==> inputs of build 63 <==
==> flow/design.v (excerpt) <==
module ALU #(parameter w = 8) (
    clk, rst, CE, IN_valid, MODE, CMD, OPA, OPB, Cin,
    ERR, RES, OF, COUT, G, L, E);
export LEC_CHECK = 0
export ABC_AREA = 0
export CAP_MARGIN = 10
export CELL_PAD_IN_SITES_DETAIL_PLACEMENT = 1
export CORE_ASPECT_RATIO = 1.09
export CORE_MARGIN = 3
export CORE_UTILIZATION = 49
export CTS_CLUSTER_DIAMETER = 357
export CTS_CLUSTER_SIZE = 12
export GPL_TIMING_DRIVEN = 0
export MAX_ROUTING_LAYER = met4
export MIN_ROUTING_LAYER = met2
export PLACE_DENSITY_LB_ADDON = 0.01
export SETUP_SLACK_MARGIN = 1.29
export SLEW_MARGIN = 20
create_clock -name core_clock -period 4.73 [get_ports {clk}]
run.sh (not shown) runs the stock make flow with config.mk's settings and CLKGATE_MAP_FILE=.
==> build 34 (differences from build 63) <==
ABC_AREA = not set   (was 0)
CAP_MARGIN = 25   (was 10)
CELL_PAD_IN_SITES_DETAIL_PLACEMENT = 0   (was 1)
CORE_ASPECT_RATIO = not set   (was 1.09)
CORE_MARGIN = 2   (was 3)
CORE_UTILIZATION = 66   (was 49)
CTS_CLUSTER_DIAMETER = 42   (was 357)
CTS_CLUSTER_SIZE = not set   (was 12)
GPL_TIMING_DRIVEN = not set   (was 0)
MAX_ROUTING_LAYER = not set   (was met4)
MIN_ROUTING_LAYER = not set   (was met2)
PLACE_DENSITY_LB_ADDON = not set   (was 0.01)
SETUP_SLACK_MARGIN = -0.24   (was 1.29)
==> flow/constraint.sdc (replaced) <==
create_clock -name core_clock -period 4.96 [get_ports {clk}]
set_input_delay 0.9920 -clock core_clock [delete_from_list [all_inputs] [get_ports {clk}]]
set_output_delay 0.9920 -clock core_clock [all_outputs]
set_load 0.01 [all_outputs]
==> build 64 (differences from build 63) <==
ABC_AREA = not set   (was 0)
CAP_MARGIN = 25   (was 10)
CELL_PAD_IN_SITES_DETAIL_PLACEMENT = 0   (was 1)
CORE_ASPECT_RATIO = not set   (was 1.09)
CORE_MARGIN = 2   (was 3)
CORE_UTILIZATION = 56   (was 49)
CTS_CLUSTER_DIAMETER = not set   (was 357)
CTS_CLUSTER_SIZE = not set   (was 12)
GPL_TIMING_DRIVEN = not set   (was 0)
MAX_ROUTING_LAYER = not set   (was met4)
MIN_ROUTING_LAYER = not set   (was met2)
PLACE_DENSITY_LB_ADDON = not set   (was 0.01)
SETUP_SLACK_MARGIN = 0.7   (was 1.29)
==> flow/constraint.sdc (replaced) <==
create_clock -name core_clock -period 4.96 [get_ports {clk}]
set_input_delay 0.9920 -clock core_clock [delete_from_list [all_inputs] [get_ports {clk}]]
set_output_delay 0.9920 -clock core_clock [all_outputs]
set_load 0.01 [all_outputs]
==> qor summary <==
item                                                                        build 63                  build 34                  build 64
Status                                                     aborted with a tool error  finished with violations  finished with violations
Last stage reached                                          global routing (5_1_grt)                         -                         -
Layout check failures                                                              -      negative setup slack      negative setup slack
Clock network power                                                                -                  0.784 mW                  0.782 mW
Cell total after placement                                                      1869                      1888                      1924
Reg2Reg Launch Point                                                               -      OPB_t[2]$_DFFE_PP0P_      OPB_t[1]$_DFFE_PP0P_
Final weighted congestion in routability-driven placement                       1.28                      1.11                      1.07
Power Sequential                                                                   -                  0.653 mW                  0.650 mW
Hold Crit Depth                                                                    -                         2                         2
Via Count                                                                          -                     14314                     12947
Clk pwr share                                                                      -                     12.6%                     12.8%
Final hold violation count                                                         -                         0                         0
Antenna diode count                                                                -                         1                         0
Fraction of standard cell area in multi-input logic                                -                     66.8%                     66.1%
Depth of the worst register-to-register path                                       -                        22                        22
Crit path required time                                                            -                   5.21 ns                   5.21 ns
P_sw                                                                               -                   3.22 mW                   2.92 mW
Sequential cell count of the final layout                                          -                        64                        64
Element type at the critical path end                                              -                      flop                      flop
Hold slack final                                                                   -                  0.480 ns                  0.482 ns
Share of total power in sequential cells                                           -                     10.5%                     10.6%
Vias/cell                                                                          -                      7.40                      6.53
Final Worst Setup Slack                                                            -                  -1.34 ns                 -0.276 ns
P per Cell Area                                                                    -                418 nW/um2                404 nW/um2
Worst Skew                                                                         -                 0.0155 ns                0.00992 ns
Data arrival time of the critical path                                             -                   6.55 ns                   5.49 ns

* * *

==> inputs of 08-22 <==
==> flow/design.v <==
module ALU #(parameter w = 8) (
    clk, rst, CE, IN_valid, MODE, CMD, OPA, OPB, Cin,
    ERR, RES, OF, COUT, G, L, E);
    input clk;
    input rst;
    input CE;
    input [1:0] IN_valid;
    input MODE;
    input [3:0] CMD;
    input [w-1:0] OPA;
    input [w-1:0] OPB;
    input Cin;
    output reg ERR;
    output reg OF;
    output reg COUT;
    output reg G;
    output reg L;
    output reg E;
    output reg [2*w:0] RES;
reg [1:0] IN_valid_t;
reg [3:0] CMD_t;
reg MODE_t, Cin_t;
reg [w-1:0] OPA_t, OPB_t;
reg ERR_t, OF_t, COUT_t, G_t, L_t, E_t;
reg [2*w:0] RES_t, RES_m;
reg signed [w-1:0] sOPA, sOPB;
reg signed [2*w:0] sRES;
reg [$clog2(w)-1:0] shift_amount;
always @(posedge clk or posedge rst) begin  
    if(rst) begin
        OPA_t <= 0;
        OPB_t <= 0;
        Cin_t <= 0;
        IN_valid_t <= 0;
        MODE_t <= 0;
        CMD_t <= 0; end
     else if(CE) begin
        OPA_t <= OPA;
        OPB_t <= OPB;
        Cin_t <= Cin;
        IN_valid_t <= IN_valid;
        MODE_t <= MODE;
        CMD_t <= CMD; end   
end
always @(*) begin
    ERR_t = 0;    
    sOPA = 0;
    sOPB = 0;
    sRES = 0;
    shift_amount = 0;
    OF_t = 0;
    COUT_t = 0;
    G_t = 0;
    L_t = 0;
    E_t = 0;
    RES_t = 0;
    if(MODE_t) begin
        case(CMD_t)
            4'b0000: begin 
                        if(IN_valid_t == 2'b11) begin
                            RES_t = OPA_t + OPB_t;
                            COUT_t = RES_t[w]; end
                        else ERR_t = 1; end
            4'b0001: begin 
                        if(IN_valid_t == 2'b11) begin
                            RES_t = OPA_t - OPB_t;
                            OF_t = (OPA_t < OPB_t) ? 1 : 0; end
                        else ERR_t = 1; end
            4'b0010: begin 
                        if(IN_valid_t == 2'b11) begin
                            RES_t = OPA_t + OPB_t + Cin_t;
                            COUT_t = RES_t[w]; end
                        else ERR_t = 1; end
            4'b0011: begin 
                        if(IN_valid_t == 2'b11) begin
                            RES_t = OPA_t - OPB_t - Cin_t;
                            OF_t = (OPA_t < (OPB_t + Cin_t)); end
                        else ERR_t = 1; end
            4'b0100: begin 
                        if(IN_valid_t[0] == 1'b1) begin
                            RES_t = OPA_t + 1'b1;
                            COUT_t = RES_t[w]; end
                        else ERR_t = 1; end
            4'b0101: begin 
                        if(IN_valid_t[0] == 1'b1) begin
                            RES_t = OPA_t - 1'b1;
                            OF_t = RES_t[w]; end
                        else ERR_t = 1; end
            4'b0110: begin 
                        if(IN_valid_t[1] == 1'b1) begin
                            RES_t = OPB_t + 1'b1;
                            COUT_t = RES_t[w]; end
                        else ERR_t = 1; end
            4'b0111: begin 
                        if(IN_valid_t[1] == 1'b1) begin
                            RES_t = OPB_t - 1'b1;
                            OF_t = RES_t[w]; end
                        else ERR_t = 1; end
            4'b1000: begin 
                        if(IN_valid_t == 2'b11) begin
                            E_t = (OPA_t == OPB_t) ? 1 : 0;
                            L_t = (OPA_t < OPB_t) ? 1 : 0;
                            G_t = (OPA_t > OPB_t) ? 1 : 0; end
                        else ERR_t = 1; end
            4'b1001: begin 
                        if(IN_valid_t == 2'b11) begin
                            RES_t = (OPA_t + 1) * (OPB_t + 1); end
                        else ERR_t = 1; end
            4'b1010: begin 
                        if(IN_valid_t == 2'b11) begin
                            RES_t = (OPA_t << 1) * OPB_t; end
                        else ERR_t = 1; end
            4'b1011: begin
                        if(IN_valid_t == 2'b11) begin
                            sOPA = $signed(OPA_t);
                            sOPB = $signed(OPB_t);
                            sRES = sOPA + sOPB;
                            RES_t = sRES;
                            OF_t = ((sOPA[w-1] == sOPB[w-1]) && (sRES[w-1] != sOPA[w-1]));
                            E_t = (sOPA == sOPB) ? 1 : 0;
                            L_t = (sOPA < sOPB) ? 1 : 0;
                            G_t = (sOPA > sOPB) ? 1 : 0; end
                        else ERR_t = 1; end
            4'b1100: begin
                        if(IN_valid_t == 2'b11) begin
                            sOPA = $signed(OPA_t);
                            sOPB = $signed(OPB_t);
                            sRES = sOPA - sOPB;
                            RES_t = sRES;
                            OF_t = ((sOPA[w-1] != sOPB[w-1]) && (sRES[w-1] != sOPA[w-1]));
                            E_t = (sOPA == sOPB) ? 1 : 0;
                            L_t = (sOPA < sOPB) ? 1 : 0;
                            G_t = (sOPA > sOPB) ? 1 : 0; end
                        else ERR_t = 1; end
            default: begin
                        RES_t = 0;
                        COUT_t = 1'b0;
                        OF_t = 1'b0;
                        G_t = 1'b0;
                        E_t = 1'b0;
                        L_t = 1'b0;
                        ERR_t = 1'b1; end
             endcase
             end
    else begin 
        case(CMD_t)
          4'b0000: begin
                      if(IN_valid_t == 2'b11) begin
                          RES_t = OPA_t & OPB_t; end
                      else ERR_t = 1; end
          4'b0001: begin
                      if(IN_valid_t == 2'b11) begin
                          RES_t = ~(OPA_t & OPB_t);
                          RES_t[2*w-1 : 8] = 0; end
                      else ERR_t = 1; end
          4'b0010: begin
                      if(IN_valid_t == 2'b11) begin
                          RES_t = OPA_t | OPB_t; end
                      else ERR_t = 1; end
          4'b0011: begin
                      if(IN_valid_t == 2'b11) begin
                          RES_t = ~(OPA_t | OPB_t);
                          RES_t[2*w-1 : 8] = 0; end
                      else ERR_t = 1; end
          4'b0100: begin
                      if(IN_valid_t == 2'b11) begin
                          RES_t = OPA_t ^ OPB_t; end
                      else ERR_t = 1; end
          4'b0101: begin
                      if(IN_valid_t == 2'b11) begin
                          RES_t = ~(OPA_t ^ OPB_t);
                          RES_t[2*w-1 : 8] = 0; end
                      else ERR_t = 1; end
          4'b0110: begin
                      if(IN_valid_t[0] == 1'b1) begin
                          RES_t = ~OPA_t;
                          RES_t[2*w-1 : 8] = 0; end
                      else ERR_t = 1; end
          4'b0111: begin
                      if(IN_valid_t[1] == 1'b1) begin
                          RES_t = ~OPB_t;
                          RES_t[2*w-1 : 8] = 0; end
                      else ERR_t = 1; end
          4'b1000: begin
                      if(IN_valid_t[0] == 1'b1) begin
                          RES_t = OPA_t >> 1; end
                      else ERR_t = 1; end
          4'b1001: begin
                      if(IN_valid_t[0] == 1'b1) begin
                          RES_t = OPA_t << 1; end
                      else ERR_t = 1; end
          4'b1010: begin
                      if(IN_valid_t[1] == 1'b1) begin
                          RES_t = OPB_t >> 1; end
                      else ERR_t = 1; end
          4'b1011: begin
                      if(IN_valid_t[1] == 1'b1) begin
                          RES_t = OPB_t << 1; end
                      else ERR_t = 1; end
          4'b1100: begin 
                      if(IN_valid_t == 2'b11) begin
                          if( |(OPB_t[(w-1) : ($clog2(w)+1)]))
                               ERR_t = 1;
                          else begin
                               shift_amount = OPB_t[$clog2(w)-1:0];
                               RES_t = {1'b0, ((OPA_t << shift_amount) | OPA_t >> (w - shift_amount))}; end end
                      else  ERR_t = 1; end
          4'b1101: begin 
                      if(IN_valid_t == 2'b11) begin
                          if( |(OPB_t[(w-1) : ($clog2(w)+1)]))
                               ERR_t = 1;
                          else begin
                               shift_amount = OPB_t[$clog2(w)-1:0];
                               RES_t = {1'b0, ((OPA_t >> shift_amount) | OPA_t << (w - shift_amount))}; end end
                      else  ERR_t = 1; end
          default: begin
                        RES_t = 0;
                        ERR_t = 1'b1; end
             endcase
             end
end
always @(posedge clk or posedge rst) begin
    if (rst) begin
        RES  <= 0;
        COUT <= 0;
        OF   <= 0;
        G    <= 0;
        L    <= 0;
        E    <= 0;
        ERR  <= 0;
        RES_m <= 0;
    end 
    else if (CE) begin
        if ((CMD_t == 4'b1001 || CMD_t == 4'b1010) && MODE_t == 1) begin
            RES_m <= RES_t;
            RES <= RES_m;
        end
        else
            RES <= RES_t;
            COUT <= COUT_t;
            OF   <= OF_t;
            G    <= G_t;
            L    <= L_t;
            E    <= E_t;
            ERR  <= ERR_t;
  end
end
endmodule
==> flow/run.sh <==
#!/bin/bash
# the make line also repeats each setting of config.mk as NAME=value (left out here)
make -C /OpenROAD-flow-scripts/flow DESIGN_CONFIG=/design/flow/config.mk WORK_HOME=/design/flow/orfs CLKGATE_MAP_FILE= finish
==> flow/config.mk <==
export PLATFORM = sky130hd
export DESIGN_NAME = ALU
export DESIGN_NICKNAME = ALU
export VERILOG_FILES = /design/flow/design.v
export SDC_FILE = /design/flow/constraint.sdc
export NUM_CORES = 4
export LEC_CHECK = 0
export CAP_MARGIN = 20
export CORE_ASPECT_RATIO = 1.45
export CORE_MARGIN = 2
export CORE_UTILIZATION = 38
export GPL_ROUTABILITY_DRIVEN = 0
export GPL_TIMING_DRIVEN = 1
export HOLD_SLACK_MARGIN = 0.07
export MAX_ROUTING_LAYER = met4
export SLEW_MARGIN = 10
export TNS_END_PERCENT = 10
==> flow/constraint.sdc <==
create_clock -name core_clock -period 5.06 [get_ports {clk}]
set_input_delay 1.0120 -clock core_clock [delete_from_list [all_inputs] [get_ports {clk}]]
set_output_delay 1.0120 -clock core_clock [all_outputs]
set_load 0.01 [all_outputs]
==> inputs of 10-03, as changes to 08-22 <==
==> flow/config.mk (replaced) <==
export PLATFORM = sky130hd
export DESIGN_NAME = ALU
export DESIGN_NICKNAME = ALU
export VERILOG_FILES = /design/flow/design.v
export SDC_FILE = /design/flow/constraint.sdc
export NUM_CORES = 4
export LEC_CHECK = 0
export CAP_MARGIN = 20
export CORE_MARGIN = 2
export CORE_UTILIZATION = 40
export SLEW_MARGIN = 20
==> flow/constraint.sdc (replaced) <==
create_clock -name core_clock -period 5.79 [get_ports {clk}]
set_input_delay 1.1580 -clock core_clock [delete_from_list [all_inputs] [get_ports {clk}]]
set_output_delay 1.1580 -clock core_clock [all_outputs]
set_load 0.01 [all_outputs]
==> flow_metrics.py <==
# Synthesis and PnR figures
metrics = {
    "layout": {
        "finalNonFillerCells": 1975,
        "seq_area_um2": 1600,
        "final_util_pct": 47.1,
    },
    "place": {
        "pre_cts_ws_ps": 55.1,
    },
    "drt": {
        "drt_first_pass_iters": 7,
    },
    "worst_setup_path": {
        "crit_top_cell": "ha_1",
    },
    "outcome": {
        "status": "timing/DRC/antenna clean",
    },
    "power_and_ir_drop": {
        "p_comb_mw": 2.94,
        "powerDensity_nw_per_um2": 307,
    },
    "grt": {
        "gr-usage-met3_pct": 7.27,
    },
}
# the run above: 10-03

==> flow_metrics.py <==
# Synthesis and PnR figures
metrics = {
    "sta": {
        "setup_viol": 13,
        "setup_slack_ps": -170,
    },
    "power_and_ir_drop": {
        "powerDensity_nw_per_um2": 348,
        "p_comb_mw": 3.78,
    },
    "outcome": {
        "status": "complete, but fails checks",
        "violations": "negative setup slack",
    },
    "layout": {
        "seq_area_um2": 1610,
        "final_util_pct": 48.5,
    },
    "worst_setup_path": {
        "crit_top_cell": "fa_1",
    },
    "grt": {
        "gr-usage-met3_pct": 6.28,
    },
}
# the run above: 08-22

Power and IR drop assume default switching activity.
